==> flow/design.v (excerpt) <==
module Risc_32_bit
(
  input         clk       ,
  input         rst_n     ,
  output [31:0] imem_addr ,
  input  [31:0] imem_rdata,
  output [31:0] dmem_addr ,
  output [31:0] dmem_wdata,
  output        dmem_we   ,
  input  [31:0] dmem_rdata
);
  parameter ImmSelI = 3'b000;
  parameter ImmSelS = 3'b001;
  parameter ImmSelB = 3'b010;
  parameter ImmSelJ = 3'b011;
  parameter ImmSelU = 3'b100;
  parameter ImmSelR = 3'b111;
  wire [31:0] if_inst;
  wire [31:0] if_pc  ;
  wire [31:0] id_pc    ;
  wire [6:0]  id_opcode;
  wire [31:0] id_inst  ;
  wire [4:0]  id_rd    ;
  wire [4:0]  id_rs1   ;
  wire [4:0]  id_rs2   ;
  wire [2:0]  id_funct3;
  wire [6:0]  id_funct7;
  wire [2:0]  id_ImmSel;
  wire [31:0] id_imm   ;
  wire [1:0]  id_PCSel ;
  wire        id_BrUn  ;
  wire        id_ASel  ;
  wire        id_BSel  ;
  wire        id_MemRW ;
  wire        id_RegWEn;
  wire [1:0]  id_WBSel ;
  wire [3:0]  id_ALUSel;
  wire [31:0] id_DataA ;
  wire [31:0] id_DataB ;
  wire [31:0] id_jump_pc;
  wire [31:0] ex_imm         ;
  wire        ex_we          ;
  wire [31:0] ex_DataA       ;
  wire [31:0] ex_DataB       ;
  wire [31:0] ex_pc          ;
  wire [4:0]  ex_rd          ;
  wire [4:0]  ex_rs1         ;
  wire [4:0]  ex_rs2         ;
  wire [2:0]  ex_ImmSel      ;
  wire        ex_BrEq        ;
  wire        ex_BrLT        ;
  wire [1:0]  ex_PCSel       ;
  wire        ex_BrUn        ;
  wire        ex_ASel        ;
  wire        ex_BSel        ;
  wire        ex_MemRW       ;
  wire        ex_RegWEn      ;
  wire [1:0]  ex_WBSel       ;
  wire [3:0]  ex_ALUSel      ;
  wire [31:0] ex_inst        ;
  wire [31:0] ex_ALU_out     ;
  wire [31:0] ex_ForwardDataB;
  ...
For scale: about 1400 flip-flops.
Settings: LEC_CHECK=0, CAP_MARGIN=30, CELL_PAD_IN_SITES_DETAIL_PLACEMENT=1, CELL_PAD_IN_SITES_GLOBAL_PLACEMENT=2, CORE_MARGIN=2, CORE_UTILIZATION=40, CTS_CLUSTER_DIAMETER=133, CTS_CLUSTER_SIZE=15, GPL_TIMING_DRIVEN=0, HOLD_SLACK_MARGIN=0.29, MAX_ROUTING_LAYER=met4, MIN_ROUTING_LAYER=met2, SETUP_SLACK_MARGIN=0.44, SLEW_MARGIN=15, TNS_END_PERCENT=50; clock period 8.5 ns.
run.sh (not shown) runs the stock make flow with config.mk's settings and CLKGATE_MAP_FILE=.
The baseline died in global routing (5_1_grt) with GRT-0116.
Change:
CAP_MARGIN = 20   (was 30)
CELL_PAD_IN_SITES_DETAIL_PLACEMENT = default   (was 1)
CELL_PAD_IN_SITES_GLOBAL_PLACEMENT = default   (was 2)
CORE_UTILIZATION = 13   (was 40)
CTS_CLUSTER_DIAMETER = default   (was 133)
CTS_CLUSTER_SIZE = default   (was 15)
GPL_TIMING_DRIVEN = default   (was 0)
HOLD_SLACK_MARGIN = default   (was 0.29)
MAX_ROUTING_LAYER = default   (was met4)
MIN_ROUTING_LAYER = default   (was met2)
SETUP_SLACK_MARGIN = default   (was 0.44)
SLEW_MARGIN = 20   (was 15)
TNS_END_PERCENT = default   (was 50)
clock period = 12.7 ns   (was 8.5 ns; I/O delays follow)
Outcome: Now the flow produced a clean layout. Synthesized area is unchanged. Die size rises to 3.1 times its value. Synthesized cell count does not change.
Change:
CORE_UTILIZATION = 61   (was 13)
CTS_CLUSTER_SIZE = 39   (was default)
SETUP_SLACK_MARGIN = 1.11   (was default)
clock period = 4.36 ns   (was 12.7 ns; I/O delays follow)
What happened: This time the run finished but failed the layout checks on negative setup slack. Final cell count came out lower by well over a third. Cell area rises slightly. Sequential power came out higher to 2.9 times its value. Setup slack loses 6200 ps. Total power rises to 3.0 times its value. Non-clock buffer count came out higher by 782.
Change:
CORE_UTILIZATION = 66   (was 61)
CTS_CLUSTER_SIZE = default   (was 39)
SETUP_SLACK_MARGIN = default   (was 1.11)
clock period = 5.85 ns   (was 4.36 ns; I/O delays follow)
=> With this change the flow completed with no timing, DRC or antenna violations. Combinational power falls by 41%. Clock power drops by about 30%. Total power decreases by about 30%. Hold slack loses 150 ps. Final cell count drops by 7.7%. Sequential share of layout area goes up by 3.7 points. Synthesized area stays the same. Wire length came out lower by 6.1%. Worst setup slack gets better by 1100 ps. Maximum frequency came out lower by 6.3%. Die area came out lower by 7.5%.
Change:
CORE_UTILIZATION = 44   (was 66)
clock period = 4.36 ns   (was 5.85 ns; I/O delays follow)
The new run completed, yet does not pass: negative setup slack.
Sequential cell count stays the same.
Final area rises by 8.8%.
Via count falls by 2.0%.
Area after synthesis does not change.
Total power rises by 44%.
Clock skew rises by 20 ps.
Setup slack gets worse by 1000 ps.
Register-to-register slack gets worse by 1000 ps.
Clock power rises by 48%.
Die area rises by 49%.
Fmax rises by 8.2%.

* * *

Risc_32_bit again, from the RTL that the note above started with.
clock: 11.5 ns
lec_check: 0
cap_margin: 20
core_margin: 2
core_utilization: 10
slew_margin: 20
The starting point finished with timing, DRC and antenna clean.
Edit:
--- a/flow/config.mk
+++ b/flow/config.mk
@@ -7,5 +7,12 @@
 export LEC_CHECK = 0
+export ABC_AREA = 0
 export CAP_MARGIN = 20
+export CELL_PAD_IN_SITES_DETAIL_PLACEMENT = 0
+export CORE_ASPECT_RATIO = 0.74
 export CORE_MARGIN = 2
-export CORE_UTILIZATION = 10
+export CORE_UTILIZATION = 72
+export CTS_CLUSTER_DIAMETER = 81
+export CTS_CLUSTER_SIZE = 47
+export PLACE_DENSITY_LB_ADDON = 0.0
+export SETUP_SLACK_MARGIN = 0.46
 export SLEW_MARGIN = 20
==> flow/constraint.sdc (replaced) <==
create_clock -name core_clock -period 3.37 [get_ports {clk}]
set_input_delay 0.6740 -clock core_clock [delete_from_list [all_inputs] [get_ports {clk}]]
set_output_delay 0.6740 -clock core_clock [all_outputs]
set_load 0.01 [all_outputs]
Effect: Now the flow failed in global routing (5_1_grt) with GRT-0232. Synthesized cell count does not change. Area after synthesis does not change. Die size went down by about 90%.
Power figures rest on the tool's default switching activity, not on a simulated workload.
